==> inputs of job 592 <==
==> flow/design.v <==
module rgst #(
    parameter w=8
)(
    input clk, rst_b, ld, clr, input [w-1:0] d, output reg [w-1:0] q
);
    always @ (posedge clk, negedge rst_b)
        if (!rst_b)                 q <= 0;
        else if (clr)               q <= 0;
        else if (ld)                q <= d;
endmodule
module mschdpath (
    input clk, rst_b,ld_merg,upd_mreg, input [511:0] blk, output [31:0] m0
);
    function [31:0] RtRot(input [31:0] x, input [4:0] p);
        reg [63:0] tmp; begin
        tmp = {x, x} >> p; RtRot = tmp[31:0];end
    endfunction
    function [31:0] Sgm0(input [31:0]x); begin
        Sgm0=RtRot(x,7)^RtRot(x,18)^(x>>3);end
    endfunction
    function [31:0] Sgm1(input [31:0]x); begin
        Sgm1=RtRot(x,17)^RtRot(x,19)^(x>>10);end
    endfunction
    function [31:0] Mux(input sel,input [31:0]d1,d0); begin
        Mux = (sel) ?  d1 : d0 ;end
    endfunction
    function [31:0] Word32(input [511:0]blk, input [3:0]idx); begin
        Word32 = blk[511-32*idx -:32];end
    endfunction
    wire [31:0] m[0:15];
    generate
        genvar k;
        for( k = 0; k < 16; k = k +1) begin:some_name
            if(k < 15)
                rgst #(.w(32)) i0(.clk(clk),.rst_b(rst_b),.clr(1'd0),.ld(upd_mreg),.d(Mux(ld_merg,Word32(blk,k),m[k+1])),.q(m[k]));
            else
                rgst #(.w(32)) i0(.clk(clk),.rst_b(rst_b),.clr(1'd0),.ld(upd_mreg),.d(Mux(ld_merg,Word32(blk,k),m[0] + Sgm0(m[1]) + m[9] + Sgm1(m[14]))),.q(m[k]));
        end
    endgenerate
    assign m0 = m[0];
endmodule
==> flow/run.sh <==
#!/bin/bash
# the make line also repeats each setting of config.mk as NAME=value (left out here)
make -C /OpenROAD-flow-scripts/flow DESIGN_CONFIG=/design/flow/config.mk WORK_HOME=/design/flow/orfs CLKGATE_MAP_FILE= finish
==> flow/config.mk <==
export PLATFORM = sky130hd
export DESIGN_NAME = mschdpath
export DESIGN_NICKNAME = mschdpath
export VERILOG_FILES = /design/flow/design.v
export SDC_FILE = /design/flow/constraint.sdc
export NUM_CORES = 4
export LEC_CHECK = 0
export ABC_AREA = 0
export CAP_MARGIN = 25
export CELL_PAD_IN_SITES_DETAIL_PLACEMENT = 1
export CELL_PAD_IN_SITES_GLOBAL_PLACEMENT = 0
export CORE_ASPECT_RATIO = 1.69
export CORE_MARGIN = 2
export CORE_UTILIZATION = 61
export CTS_CLUSTER_SIZE = 18
export HOLD_SLACK_MARGIN = 0.06
export PLACE_DENSITY_LB_ADDON = 0.05
export SETUP_SLACK_MARGIN = 0.47
export SLEW_MARGIN = 30
export TNS_END_PERCENT = 60
==> flow/constraint.sdc <==
create_clock -name core_clock -period 4.63 [get_ports {clk}]
set_input_delay 0.9260 -clock core_clock [delete_from_list [all_inputs] [get_ports {clk}]]
set_output_delay 0.9260 -clock core_clock [all_outputs]
set_load 0.01 [all_outputs]
==> job 4158: changes against job 592 <==
- ABC_AREA: 0 -> unset
- CAP_MARGIN: 25 -> 20
- CELL_PAD_IN_SITES_DETAIL_PLACEMENT: 1 -> unset
- CELL_PAD_IN_SITES_GLOBAL_PLACEMENT: 0 -> unset
- CORE_ASPECT_RATIO: 1.69 -> unset
- CORE_UTILIZATION: 61 -> 66
- CTS_CLUSTER_SIZE: 18 -> unset
- HOLD_SLACK_MARGIN: 0.06 -> unset
- PLACE_DENSITY_LB_ADDON: 0.05 -> unset
- SETUP_SLACK_MARGIN: 0.47 -> unset
- SLEW_MARGIN: 30 -> 20
- TNS_END_PERCENT: 60 -> unset
==> flow/constraint.sdc (replaced) <==
create_clock -name core_clock -period 3.71 [get_ports {clk}]
set_input_delay 0.7420 -clock core_clock [delete_from_list [all_inputs] [get_ports {clk}]]
set_output_delay 0.7420 -clock core_clock [all_outputs]
set_load 0.01 [all_outputs]
==> job 3279: changes against job 592 <==
- ABC_AREA: 0 -> 1
- CAP_MARGIN: 25 -> 20
- CELL_PAD_IN_SITES_DETAIL_PLACEMENT: 1 -> unset
- CELL_PAD_IN_SITES_GLOBAL_PLACEMENT: 0 -> unset
- CORE_ASPECT_RATIO: 1.69 -> unset
- CORE_UTILIZATION: 61 -> 72
- CTS_CLUSTER_DIAMETER: unset -> 349
- CTS_CLUSTER_SIZE: 18 -> 100
- HOLD_SLACK_MARGIN: 0.06 -> unset
- PLACE_DENSITY_LB_ADDON: 0.05 -> unset
- SETUP_SLACK_MARGIN: 0.47 -> unset
- SLEW_MARGIN: 30 -> 20
- TNS_END_PERCENT: 60 -> 10
==> flow/constraint.sdc (replaced) <==
create_clock -name core_clock -period 1.94 [get_ports {clk}]
set_input_delay 0.3880 -clock core_clock [delete_from_list [all_inputs] [get_ports {clk}]]
set_output_delay 0.3880 -clock core_clock [all_outputs]
set_load 0.01 [all_outputs]
==> job 7665: changes against job 592 <==
- ABC_AREA: 0 -> unset
- CAP_MARGIN: 25 -> 20
- CELL_PAD_IN_SITES_DETAIL_PLACEMENT: 1 -> unset
- CELL_PAD_IN_SITES_GLOBAL_PLACEMENT: 0 -> unset
- CORE_ASPECT_RATIO: 1.69 -> unset
- CORE_UTILIZATION: 61 -> 68
- CTS_CLUSTER_SIZE: 18 -> unset
- HOLD_SLACK_MARGIN: 0.06 -> unset
- PLACE_DENSITY_LB_ADDON: 0.05 -> unset
- SETUP_SLACK_MARGIN: 0.47 -> unset
- SLEW_MARGIN: 30 -> 20
- TNS_END_PERCENT: 60 -> unset
==> flow/constraint.sdc (replaced) <==
create_clock -name core_clock -period 3.89 [get_ports {clk}]
set_input_delay 0.7780 -clock core_clock [delete_from_list [all_inputs] [get_ports {clk}]]
set_output_delay 0.7780 -clock core_clock [all_outputs]
set_load 0.01 [all_outputs]
==> comparison <==
- In job 4158 the sequential power is larger than in job 7665, by 5.4%.
- Of job 4158 and job 7665, job 4158 has the higher core utilization (gap 0.34 points).
- Via count: job 7665 is smaller than job 4158 (8.1%).
- In job 7665 the clock-buffer cell count is lower than in job 4158, by 9.
- Job 592 never finished: it broke off in 3_5_place_dp. Job 4158 ran to the end with violations: negative setup slack. Job 3279 did not get past 5_1_grt. Job 7665 completed, yet does not pass: negative setup slack.
- The highest die area belongs to job 592, the lowest to job 3279.
- Between job 7665 and job 4158, the lower non-clock buffer count is in job 7665 (gap 118).
- Register-to-register slack: job 7665 is better than job 4158 (0.17 ns).
- Clock power: job 7665 is lower than job 4158 (about 5.6%).
- In job 4158 the clock skew is higher than in job 7665, by 0.0066 ns.
- Against job 592, the synthesized area of job 3279 is larger by 2.4%.
==> figures <==
| item | job 592 | job 7665 | job 3279 | job 4158 |
|---|---|---|---|---|
| Final worst setup slack | - | -0.243 ns | - | -0.414 ns |
| Post-synth net total | 3457 | 3457 | 4227 | 3457 |
| Final period utilization | - | 106% | - | 111% |
| Synthesized cell area | 27800 µm² | 27800 µm² | 28500 µm² | 27800 µm² |
| Group with the largest share of power | - | combinational cells | - | combinational cells |
| Number of fillers in the final layout | - | 1555 | - | 1522 |
| Post-synthesis average cell area | 9.75 µm² | 9.75 µm² | 7.87 µm² | 9.75 µm² |
| Number of logic gates | - | 1956 | - | 1956 |
| Clock root buffer master | - | sky130_fd_sc_hd__clkbuf_16 | sky130_fd_sc_hd__clkbuf_16 | sky130_fd_sc_hd__clkbuf_16 |
| M1 WL | - | 36200 µm | - | 39300 µm |
| H-Tree Depth | - | 2 | 1 | 2 |
| CTS clk-pin slew, worst paths | - | 0.07 ns | - | 0.06 ns |
| Inserted Clock Buffers | - | 52 | 9 | 54 |
| Run status | aborted with a tool error | complete, but fails checks | aborted with a tool error | complete, but fails checks |
| Last stage reached | 3_5_place_dp | - | 5_1_grt | - |
| Layout check failures | - | negative setup slack | - | negative setup slack |
| Inverter count | - | 149 | - | 149 |
| Height of the die | 281 µm | 206 µm | 203 µm | 209 µm |
| Startpoint of the most critical setup path | - | some_name[1].genblk1.i0.q[13] | - | some_name[1].genblk1.i0.q[31] |
| Via density per instance | - | 6.60 | - | 6.95 |
| Sequential share of power | - | 20.9% | - | 18.8% |
| Starting density of the core | 61.8% | 68.5% | 73.3% | 66.5% |
| Maximum buffer depth of the clock tree | - | 3 | 3 | 3 |
| Number of rows in the core area | 101 | 74 | 72 | 75 |
Power figures rest on the tool's default switching activity, not on a simulated workload.
